==> xenon <==
==> flow/design.v (excerpt) <==
module Runner2048 (board_clk, VGA_R, VGA_G, VGA_B, hsync, vsync, clk, blank_n, rst, inputnums);
==> flow/config.mk <==
export PLATFORM = sky130hd
export DESIGN_NAME = Runner2048
export DESIGN_NICKNAME = Runner2048
export VERILOG_FILES = /design/flow/design.v
export SDC_FILE = /design/flow/constraint.sdc
export NUM_CORES = 4
export LEC_CHECK = 0
export ABC_AREA = 0
export CAP_MARGIN = 5
export CELL_PAD_IN_SITES_DETAIL_PLACEMENT = 2
export CELL_PAD_IN_SITES_GLOBAL_PLACEMENT = 1
export CORE_ASPECT_RATIO = 0.64
export CORE_MARGIN = 2
export CORE_UTILIZATION = 40
export CTS_CLUSTER_DIAMETER = 334
export GPL_ROUTABILITY_DRIVEN = 1
export GPL_TIMING_DRIVEN = 0
export HOLD_SLACK_MARGIN = 0.23
export MAX_ROUTING_LAYER = met4
export MIN_ROUTING_LAYER = met2
export SETUP_SLACK_MARGIN = 2.13
export SLEW_MARGIN = 40
export TNS_END_PERCENT = 40
==> flow/constraint.sdc <==
create_clock -name core_clock -period 20.0 [get_ports {board_clk}]
set_input_delay 4.0000 -clock core_clock [delete_from_list [all_inputs] [get_ports {board_clk}]]
set_output_delay 4.0000 -clock core_clock [all_outputs]
set_load 0.01 [all_outputs]
run.sh (not shown) runs the stock make flow with config.mk's settings and CLKGATE_MAP_FILE=.
==> quartz (differences from xenon) <==
ABC_AREA = unset   (was 0)
CAP_MARGIN = 20   (was 5)
CELL_PAD_IN_SITES_DETAIL_PLACEMENT = unset   (was 2)
CELL_PAD_IN_SITES_GLOBAL_PLACEMENT = unset   (was 1)
CORE_ASPECT_RATIO = unset   (was 0.64)
CORE_UTILIZATION = 66   (was 40)
CTS_CLUSTER_DIAMETER = unset   (was 334)
GPL_ROUTABILITY_DRIVEN = unset   (was 1)
GPL_TIMING_DRIVEN = unset   (was 0)
HOLD_SLACK_MARGIN = unset   (was 0.23)
MAX_ROUTING_LAYER = unset   (was met4)
MIN_ROUTING_LAYER = unset   (was met2)
SETUP_SLACK_MARGIN = -0.31   (was 2.13)
SLEW_MARGIN = 20   (was 40)
TNS_END_PERCENT = unset   (was 40)
==> flow/constraint.sdc (replaced) <==
create_clock -name core_clock -period 4.49 [get_ports {board_clk}]
set_input_delay 0.8980 -clock core_clock [delete_from_list [all_inputs] [get_ports {board_clk}]]
set_output_delay 0.8980 -clock core_clock [all_outputs]
set_load 0.01 [all_outputs]
==> yarrow (differences from xenon) <==
ABC_AREA = 1   (was 0)
CAP_MARGIN = 20   (was 5)
CELL_PAD_IN_SITES_DETAIL_PLACEMENT = unset   (was 2)
CELL_PAD_IN_SITES_GLOBAL_PLACEMENT = unset   (was 1)
CORE_ASPECT_RATIO = unset   (was 0.64)
CORE_UTILIZATION = 72   (was 40)
CTS_CLUSTER_DIAMETER = unset   (was 334)
GPL_ROUTABILITY_DRIVEN = unset   (was 1)
GPL_TIMING_DRIVEN = unset   (was 0)
HOLD_SLACK_MARGIN = unset   (was 0.23)
MAX_ROUTING_LAYER = unset   (was met4)
MIN_ROUTING_LAYER = unset   (was met2)
PLACE_DENSITY_LB_ADDON = 0.2   (was unset)
SETUP_SLACK_MARGIN = unset   (was 2.13)
SLEW_MARGIN = 20   (was 40)
TNS_END_PERCENT = 5   (was 40)
==> flow/constraint.sdc (replaced) <==
create_clock -name core_clock -period 15.5 [get_ports {board_clk}]
set_input_delay 3.1000 -clock core_clock [delete_from_list [all_inputs] [get_ports {board_clk}]]
set_output_delay 3.1000 -clock core_clock [all_outputs]
set_load 0.01 [all_outputs]
==> pepper (differences from xenon) <==
ABC_AREA = unset   (was 0)
CAP_MARGIN = 20   (was 5)
CELL_PAD_IN_SITES_DETAIL_PLACEMENT = unset   (was 2)
CELL_PAD_IN_SITES_GLOBAL_PLACEMENT = unset   (was 1)
CORE_ASPECT_RATIO = unset   (was 0.64)
CORE_UTILIZATION = 70   (was 40)
CTS_CLUSTER_DIAMETER = unset   (was 334)
GPL_ROUTABILITY_DRIVEN = unset   (was 1)
GPL_TIMING_DRIVEN = unset   (was 0)
HOLD_SLACK_MARGIN = unset   (was 0.23)
MAX_ROUTING_LAYER = unset   (was met4)
MIN_ROUTING_LAYER = unset   (was met2)
SETUP_SLACK_MARGIN = 1.6   (was 2.13)
SLEW_MARGIN = 20   (was 40)
TNS_END_PERCENT = unset   (was 40)
==> flow/constraint.sdc (replaced) <==
create_clock -name core_clock -period 6.34 [get_ports {board_clk}]
set_input_delay 1.2680 -clock core_clock [delete_from_list [all_inputs] [get_ports {board_clk}]]
set_output_delay 1.2680 -clock core_clock [all_outputs]
set_load 0.01 [all_outputs]
==> metrics.cfg <==
[grt]
grt_use_met2 = 0.881
globalRouteOverflowTotal = 2994

[status]
status = aborted with a tool error
lastStage = global routing (5_1_grt)
error_line = [ERROR GRT-0116] Global routing finished with congestion. Check the congestion regions in the DRC Viewer.

[synth]
ys_chip_area_um2 = 43800
ys_cells = 5127

[floorplanning]
die-area_um2 = 112000
die_w_um = 418
fp_util = 0.402

[placement]
hpwl_mm = 206

[cts]
post_cts_buffers = 0

Source of the figures above: xenon

==> metrics.cfg <==
[timing]
final-setup-viol-count = 218
finalWorstSetupSlack_ns = -0.224

[grt]
grt_use_met2 = 0.790
globalRouteOverflowTotal = 0

[floorplanning]
die_w_um = 262

[status]
check.faults = negative setup slack
status = finished with violations

[synth]
ys_chip_area_um2 = 43800
ys_cells = 5127

Source of the figures above: quartz

==> metrics.cfg <==
[status]
status = finished clean

[floorplanning]
fp_util = 0.708
die-area_um2 = 64600

[grt]
globalRouteOverflowTotal = 0
grt.busiest_layer = met2
grt_util_met3 = 0.216

[synth]
simple_gate_share = 0.187
most_common_cell = dfrtp_1
ys_chip_area_um2 = 43800
ys_cells = 5127
yosysSeqAreaShare = 0.259

[cts]
post_cts_buffers = 27
ctsResizeCount = 117

[timing]
period_minus_slack_ns = 4.93

[drt]
wl_met2_mm = 72.2
first_pass_iters = 14

[placement]
gp_congestion = 1.15
hpwl_mm = 132

Source of the figures above: pepper

==> metrics.cfg <==
[drt]
wl_met1_mm = 62.4

[status]
status = finished clean

[floorplanning]
die_w_um = 255
die-area_um2 = 65000
fp_util = 0.723

[grt]
grt_util_met3 = 0.316
grt.busiest_layer = met2
globalRouteOverflowTotal = 0
grt_use_met2 = 0.819

[synth]
ys_chip_area_um2 = 45400

[critical_path]
worstPathRequired_ns = 16.05

[timing]
worst_pin_slew_ns = 1.15
finalHoldViolations = 0

[placement]
hpwl_mm = 141

[finish]
clkbuf_count = 67

Source of the figures above: yarrow

